yarrow:
## i2c_top
module i2c_top(
input clk, rst, newd, op, stretch,
input [6:0] addr,
input [7:0] din,
output [7:0] dout,
output busy,ack_err,
output done,
output sda, scl
);
wire ack_errm, ack_errs;
wire sda_m, scl_m, sda_s, scl_s;
i2c_master master (dout,sda,scl,sda_m,scl_m,done,ack_errm,busy,clk,rst,din,newd,addr,op);
i2c_Slave slave (.clk(clk),.rst(rst),.stretch(stretch),.sda(sda),.scl(scl),.sda_drv(sda_s),.scl_drv(scl_s),.ack_err(ack_errs),.done() );
assign sda = sda_m & sda_s;
assign scl = scl_m & scl_s;
assign ack_err = ack_errs | ack_errm;
endmodule
make LEC_CHECK=0 ABC_AREA=0 CAP_MARGIN=5 CORE_MARGIN=2 CORE_UTILIZATION=72 CTS_CLUSTER_DIAMETER=81 CTS_CLUSTER_SIZE=15 SLEW_MARGIN=20 finish   # period 6.72 ns
run.sh (not shown) runs the stock make flow with config.mk's settings and CLKGATE_MAP_FILE=.
yarrow completed end to end with timing, DRC and antenna clean.
Modified inputs, pepper compared to yarrow
Settings: ABC_AREA: 0 -> unset; SETUP_SLACK_MARGIN: unset -> 0.84; CTS_CLUSTER_DIAMETER: 81 -> 395; CAP_MARGIN: 5 -> 20; PLACE_DENSITY_LB_ADDON: unset -> 0.04; the clock period (ns, I/O delays scaled along): 6.72 -> 2.87.
[summary]
- On count of cells resized by post-cts repair: pepper sits above yarrow.
- From yarrow to pepper the numbers moved as follows: instance area after placement picked up an extra 5.9%, cell total after placement picked up an extra 3.4%.
- Worst slack at placement, pepper and yarrow: larger value in yarrow
- Re synthesized cell count: no difference whatsoever between pepper and yarrow.
- Status(pepper) = ERROR, stage = 5_1_grt
- Number of buffers inserted to repair setup after CTS in pepper vs yarrow: up 117
Here is what was changed in the inputs of nickel compared with pepper.
Settings: a deleted SETUP_SLACK_MARGIN that had been 0.84; a deleted CTS_CLUSTER_SIZE that had been 15; a change of CORE_UTILIZATION from 72 to 40; a deleted CTS_CLUSTER_DIAMETER that had been 395; a deleted PLACE_DENSITY_LB_ADDON that had been 0.04; a change of the clock period (ns, I/O delays scaled along) from 2.87 to 10.0.
### Flow results
- nickel went all the way through the flow, and no timing, DRC or antenna check failed.
- Of nickel and pepper, it is nickel that has the lower post-place instance area.
- Diff nickel..pepper | area after synthesis | unchanged
- Area of the chip: nickel vs pepper up 79%
- Width of the die: nickel vs pepper up about 34%
- Re cell count after placement: nickel is about 12% up on pepper.
- Sum of net half-perimeters after detailed placement (nickel over pepper): decrease, 1.5%
- nickel reports a lower initial cell density of the core than pepper does.
- Diff pepper -> nickel | clock buffer count from CTS | increase of 32

i2c_top again, from the RTL that the note above started with.
clock: 6.05 ns
lec_check: 0
abc_area: 1
cap_margin: 40
core_margin: 2
core_utilization: 72
cts_cluster_diameter: 376
cts_cluster_size: 15
slew_margin: 20
Next try:
- ABC_AREA: 1 -> unset
- CAP_MARGIN: 40 -> 20
- CORE_UTILIZATION: 72 -> 15
- CTS_CLUSTER_DIAMETER: 376 -> unset
- CTS_CLUSTER_SIZE: 15 -> unset
- clock period: 6.05 -> 5.16 ns (I/O delays scaled with it)
What happened:
- sequential power climbs by about 10%
- first-iteration DRC count climbs by about 5%
- core utilization falls by 59 points
- combinational power fell by about 2%
- setup slack degrades by 820 ps
- routed wire length climbs by about 27%
- sequential share of layout area falls by 5.4 points
- cell area is higher by 11%
- clock-buffer cell count climbs by 55
- non-clock buffer count rose by 211
- fmax rose by about 1.8%
Next try:
- CAP_MARGIN: 20 -> 35
- CORE_UTILIZATION: 15 -> 72
- SETUP_SLACK_MARGIN: unset -> 0.31
- clock period: 5.16 -> 3.15 ns (I/O delays scaled with it)
After rerunning:
- via count grows by a few percent
- synthesized cell count is unchanged
- first-iteration DRC count grows by well over a third
- final area shrinks by a few percent
- die size shrinks by well over a third

build 74:
Starting RTL as in the previous note.
Settings: LEC_CHECK=0, CAP_MARGIN=20, CORE_MARGIN=2, CORE_UTILIZATION=40, SLEW_MARGIN=20; clock period 5.16 ns.
Relative to build 74, the following input files were edited for build 8:
Settings: setting CTS_CLUSTER_SIZE to 97 for the first time; changing CORE_UTILIZATION from 40 to 57; changing the clock period (ns, I/O delays scaled along) from 5.16 to 8.96.
==> comparison <==
| data arrival time of the critical path | build 8 vs build 74 | 0.94 ns higher |
Delta (build 8 minus build 74): total power draw dropped 43%, final worst-path setup slack climbed 2.59 ns, placer's final routability congestion estimate dropped 1.3%, number of antenna violations at the first check in global routing climbed 5, x dimension of the die dropped 61 um.
The following lists how build 13 was set up differently from build 8:
Settings: SETUP_SLACK_MARGIN: unset -> 0.86; ABC_AREA: unset -> 1; CTS_CLUSTER_SIZE: 97 -> 99; CORE_UTILIZATION: 57 -> 72; the clock period (ns, I/O delays scaled along): 8.96 -> 2.87.
Findings:
Sequential cell area fraction in the yosys report for build 13: 1.4 points down relative to build 8. Compared with build 8, build 13 is the more power-hungry design. Compared with build 8, build 13 shows worst path required time lower by 5.87 ns. Delta (build 13 minus build 8): final area up about 8%; final total negative setup slack closely matched the old numbers; synthesis-to-layout area growth shows an increase of 5.5 points; met3 layer wire length in the routed design rose by 1500 um; number of design-rule violations left by the first detailed-router iteration rose by about 18%. Between build 8 and build 13, the final worst-path cycle share is higher for build 13. Buffering overhead was lower in build 8 than in build 13.
#### Input delta (build 21 over build 13)
Settings: clearing CTS_CLUSTER_SIZE, which used to be 99; clearing ABC_AREA, which used to be 1; swapping 72 for 71 in CORE_UTILIZATION; clearing SETUP_SLACK_MARGIN, which used to be 0.86; swapping 2.87 for 5.14 in the clock period (ns, I/O delays scaled along).
Notes after the runs:
- Build 21 ended up with a lower chip area in the Yosys report than build 13 did.
- Diff build 13 -> build 21: via count fell by about 14%, minimum clock period rose by 1.62 ns, vertical die size shows a reduction of 0.47%.
Modified inputs, build 38 compared to build 21
Settings: ABC_AREA now 1, previously not set; SETUP_SLACK_MARGIN now 0.45, previously not set; CORE_UTILIZATION now 72, was 71; the clock period (ns, I/O delays scaled along) now 2.87, was 5.14.
==> comparison <==
Build 38 finished every stage and its layout cleared the timing, design-rule and antenna checks.
Build 21 completed; timing, DRC and antenna clean
Looking at build 38 and build 21, the net switching fraction of the power is a wash.
From build 21 to build 38 the numbers moved as follows: overall power went up, largest fanout of any net on the critical path shows a reduction of 25.

i2c_top again, from the RTL that the note above started with.
Settings: LEC_CHECK=0, CAP_MARGIN=20, CORE_MARGIN=2, CORE_UTILIZATION=70, CTS_CLUSTER_DIAMETER=349, CTS_CLUSTER_SIZE=25, SETUP_SLACK_MARGIN=-0.44, SLEW_MARGIN=20; clock period 4.4 ns.
The baseline ran to the end with no violations.
==> next run, changes <==
ABC_AREA = 1   (was not set)
CORE_UTILIZATION = 40   (was 70)
CTS_CLUSTER_DIAMETER = not set   (was 349)
CTS_CLUSTER_SIZE = not set   (was 25)
MAX_ROUTING_LAYER = met4   (was not set)
SETUP_SLACK_MARGIN = not set   (was -0.44)
clock period = 10.0 ns   (was 4.4 ns; I/O delays follow)
What happened:
- setup slack improves by 5.0 ns
- cell area rises by 5.6%
- wire length decreases by 6.8%
- count of clock-buffer cells in the layout is higher by 86
- utilization came out lower by 31 points
- worst hold slack is worse by 0.020 ns
- die size rises by 78%
- first-iteration DRC count drops by about 35%
- synthesized cell count came out higher by 48%
==> next run, changes <==
ABC_AREA = not set   (was 1)
CORE_UTILIZATION = 72   (was 40)
CTS_CLUSTER_SIZE = 15   (was not set)
MAX_ROUTING_LAYER = not set   (was met4)
SETUP_SLACK_MARGIN = 0.4   (was not set)
clock period = 2.87 ns   (was 10.0 ns; I/O delays follow)
Clock power rose to 3.4 times its value.
Total power came out higher to 3.4 times its value.
Final cell count falls by a quarter to a third.
Wire length rises by about a fifth.
==> next run, changes <==
CTS_CLUSTER_DIAMETER = 364   (was not set)
PLACE_DENSITY_LB_ADDON = 0.04   (was not set)
SLEW_MARGIN = 40   (was 20)
=>
- routed wire length falls by 1.1%
- maximum frequency rose by 3.1%
- design area goes down by 1.7%
- die area stays the same
- synthesized area is unchanged
- cell count is lower by 0.77%
==> next run, changes <==
CAP_MARGIN = 0   (was 20)
CORE_UTILIZATION = 70   (was 72)
CTS_CLUSTER_DIAMETER = 378   (was 364)
CTS_CLUSTER_SIZE = 13   (was 15)
PLACE_DENSITY_LB_ADDON = not set   (was 0.04)
SETUP_SLACK_MARGIN = 0.38   (was 0.4)
SLEW_MARGIN = 20   (was 40)
Outcome: The new run ran to the end with no violations; core utilization came out lower by 0.81 points; synthesized area stays the same; first-iteration DRC count rose by 6.9%; via count stays flat; cell count went up by about 1%; register-to-register slack got worse by 0.07 ns; clock power went up by about 7%; clock-buffer cell count goes up by 5.
==> next run, changes <==
CAP_MARGIN = 20   (was 0)
CTS_CLUSTER_DIAMETER = not set   (was 378)
SETUP_SLACK_MARGIN = not set   (was 0.38)
This time the run ran to the end with violations: negative setup slack.
Routed wire length goes down by 4.3%.
Utilization shrinks by 1.2 points.
Flip-flop count does not change.
Final cell count goes down by 0.38%.
Worst hold slack gains 0.041 ns.

## job 2618
i2c_top again, from the RTL that the note above started with.
export LEC_CHECK = 0
export ABC_AREA = 1
export CAP_MARGIN = 20
export CORE_ASPECT_RATIO = 1.44
export CORE_MARGIN = 2
export CORE_UTILIZATION = 40
export HOLD_SLACK_MARGIN = 0.18
export MAX_ROUTING_LAYER = met4
export SETUP_SLACK_MARGIN = 2.07
export SLEW_MARGIN = 20
create_clock -name core_clock -period 10.0 [get_ports {clk}]
Job 2618 finished every step from synthesis to the final layout, and the layout passed the timing, design-rule and antenna checks.
[inputs] job 7392 vs job 2618
- a deleted CORE_ASPECT_RATIO that had been 1.44
- a deleted MAX_ROUTING_LAYER that had been met4
- a deleted HOLD_SLACK_MARGIN that had been 0.18
- a change of SETUP_SLACK_MARGIN from 2.07 to 0.0
- a deleted ABC_AREA that had been 1
- a change of the clock period (ns, I/O delays scaled along) from 10.0 to 5.16
### Flow results
- Job 7392 vs. job 2618: number of vias per cell after detailed routing now sits higher; fraction of met2 tracks used by global routing now sits lower; first-iteration DRC count now sits higher.
- Of job 2618 and job 7392, the lower cell count belongs to job 7392.
- Sort job 2618 and job 7392 by setup slack, ascending, and job 7392 comes first.
- Side by side, sequential share of layout area turned out lower in job 7392 than in job 2618.
Inputs modified between job 7392 and job 2905:
- SETUP_SLACK_MARGIN no longer set, was 0.0
- CORE_UTILIZATION now 22, was 40
- HOLD_SLACK_MARGIN now 0.29, previously not set
- the clock period (ns, I/O delays scaled along) now 10.0, was 5.16
Notes after the runs:
Job 2905: die height is about 34% higher than what job 7392 reported.
Aggregate routed wire length (job 2905 vs. job 7392) decreases slightly
Job 2905 ends up with a layout overhead on the synthesized area that is 0.79 points higher than in job 7392.
Looking at cell type of the slowest stage on the worst timing path, the sky130_fd_sc_hd__nor4bb_1 result is from job 7392; the sky130_fd_sc_hd__o21ai_0 one comes from job 2905.
In the metrics for job 7392 and job 2905, the one carrying the higher sequential cell area share is job 7392.
No activity file was given, so power comes from the tool's default toggle rates.
